==> inputs of run a <==
==> flow/design.v <==
module ALU (A, B, ALU_Sel, ALU_Out, Carryout, Overflow);
parameter ADD  = 0;
parameter SUB  = 1;
parameter MUL_HIGH = 2;
parameter MUL_LOW = 3;
input [31:0] A;
input [31:0] B;
input [3:0] ALU_Sel;
output [31:0] ALU_Out;
output Carryout;
output Overflow;
reg[31:0] ALU_32Result;
reg[63:0] ALU_64Result;
always @(*)
begin
    ALU_32Result = 32'h00000000;
    ALU_64Result = 64'h0000000000000000;
    case(ALU_Sel)
        ADD:        ALU_32Result = A + B;
        SUB:        ALU_32Result = A - B;
        MUL_HIGH:	ALU_64Result = A * B;
        MUL_LOW:	ALU_64Result = A * B;
        default:
        begin
            ALU_32Result = 32'h00000000;
            ALU_64Result = 64'h0000000000000000;
        end
    endcase
end
assign ALU_Out = (ALU_Sel == MUL_LOW)? ALU_64Result[31:0]: (ALU_Sel == MUL_HIGH)? ALU_64Result[63:32]:ALU_32Result[31:0];
assign Carryout = 1'b0;
assign Overflow = 1'b0;
endmodule
module alu_top (
    input             clk,
    input      [31:0] A,
    input      [31:0] B,
    input      [3:0]  ALU_Sel,
    output reg [31:0] ALU_Out,
    output reg        Carryout,
    output reg        Overflow
);
reg [31:0] a_q, b_q;
reg [3:0]  sel_q;
wire [31:0] out_d;
wire        carry_d, ovf_d;
ALU u_alu (
    .A(a_q), .B(b_q), .ALU_Sel(sel_q),
    .ALU_Out(out_d), .Carryout(carry_d), .Overflow(ovf_d)
);
always @(posedge clk) begin
    a_q      <= A;
    b_q      <= B;
    sel_q    <= ALU_Sel;
    ALU_Out  <= out_d;
    Carryout <= carry_d;
    Overflow <= ovf_d;
end
endmodule
==> flow/run.sh <==
#!/bin/bash
# the make line also repeats each setting of config.mk as NAME=value (left out here)
make -C /OpenROAD-flow-scripts/flow DESIGN_CONFIG=/design/flow/config.mk WORK_HOME=/design/flow/orfs CLKGATE_MAP_FILE= finish
==> flow/config.mk <==
export PLATFORM = sky130hd
export DESIGN_NAME = alu_top
export DESIGN_NICKNAME = alu_top
export VERILOG_FILES = /design/flow/design.v
export SDC_FILE = /design/flow/constraint.sdc
export NUM_CORES = 4
export LEC_CHECK = 0
export ABC_AREA = 1
export CAP_MARGIN = 15
export CELL_PAD_IN_SITES_DETAIL_PLACEMENT = 2
export CORE_ASPECT_RATIO = 1.03
export CORE_MARGIN = 2
export CORE_UTILIZATION = 33
export GPL_ROUTABILITY_DRIVEN = 1
export GPL_TIMING_DRIVEN = 0
export MAX_ROUTING_LAYER = met5
export MIN_ROUTING_LAYER = met1
export PLACE_DENSITY = 0.55
export SETUP_SLACK_MARGIN = 1.31
export SLEW_MARGIN = 0
export TNS_END_PERCENT = 50
==> flow/constraint.sdc <==
create_clock -name core_clock -period 6.22 [get_ports {clk}]
set_input_delay 1.2440 -clock core_clock [delete_from_list [all_inputs] [get_ports {clk}]]
set_output_delay 1.2440 -clock core_clock [all_outputs]
set_load 0.01 [all_outputs]
==> inputs of run b, as changes to run a <==
- ABC_AREA: 1 -> not set
- CELL_PAD_IN_SITES_DETAIL_PLACEMENT: 2 -> not set
- CORE_UTILIZATION: 33 -> 72
- CTS_CLUSTER_SIZE: not set -> 76
- GPL_TIMING_DRIVEN: 0 -> not set
- HOLD_SLACK_MARGIN: not set -> -0.04
- MAX_ROUTING_LAYER: met5 -> not set
- PLACE_DENSITY: 0.55 -> 0.35
- SETUP_SLACK_MARGIN: 1.31 -> not set
- SLEW_MARGIN: 0 -> 20
- TNS_END_PERCENT: 50 -> 75
==> flow/constraint.sdc (replaced) <==
create_clock -name core_clock -period 6.67 [get_ports {clk}]
set_input_delay 1.3340 -clock core_clock [delete_from_list [all_inputs] [get_ports {clk}]]
set_output_delay 1.3340 -clock core_clock [all_outputs]
set_load 0.01 [all_outputs]
==> results <==
	run a	run b
Run status	stopped before the end	failed layout checks
Last stage reached	5_1_grt	-
Violated checks	-	negative setup slack
Mean Syn Cell Area	7.22 µm²	9.00 µm²
Adder-cell share of the synthesized area	0.524	0.566
Instance count after placement with tap cells included	7492	5296
Die width	353 µm	231 µm
Netlist Area Pre-Place	41400 µm²	38300 µm²
Sequential cell area fraction in the yosys report	0.0484	0.0523
Die area	128000 µm²	55100 µm²
Number of buffers inserted to repair setup after CTS	134	24
Synth mux share	0	0.00287
Rows	131	85
Fraction of the mapped netlist area in simple logic gates	0.207	0.176
Placed standard-cell area	45400 µm²	44100 µm²
Synthesized netlist cell count	5727	4257
Xor-xnor portion of the synthesized cell area	0.00910	0.0249
Hpwl dp	205000 µm	97700 µm
And-or/or-and share of the synthesized area	0.0267	0.0640
CTS resizes	918	226
YS chip area	41400 µm²	38300 µm²
Share of the synthesized area in the top cell type	0.434	0.469
CORE AREA	124000 µm²	52400 µm²
Overall die height	363 µm	238 µm
Routability congestion estimate	1.02	1.00
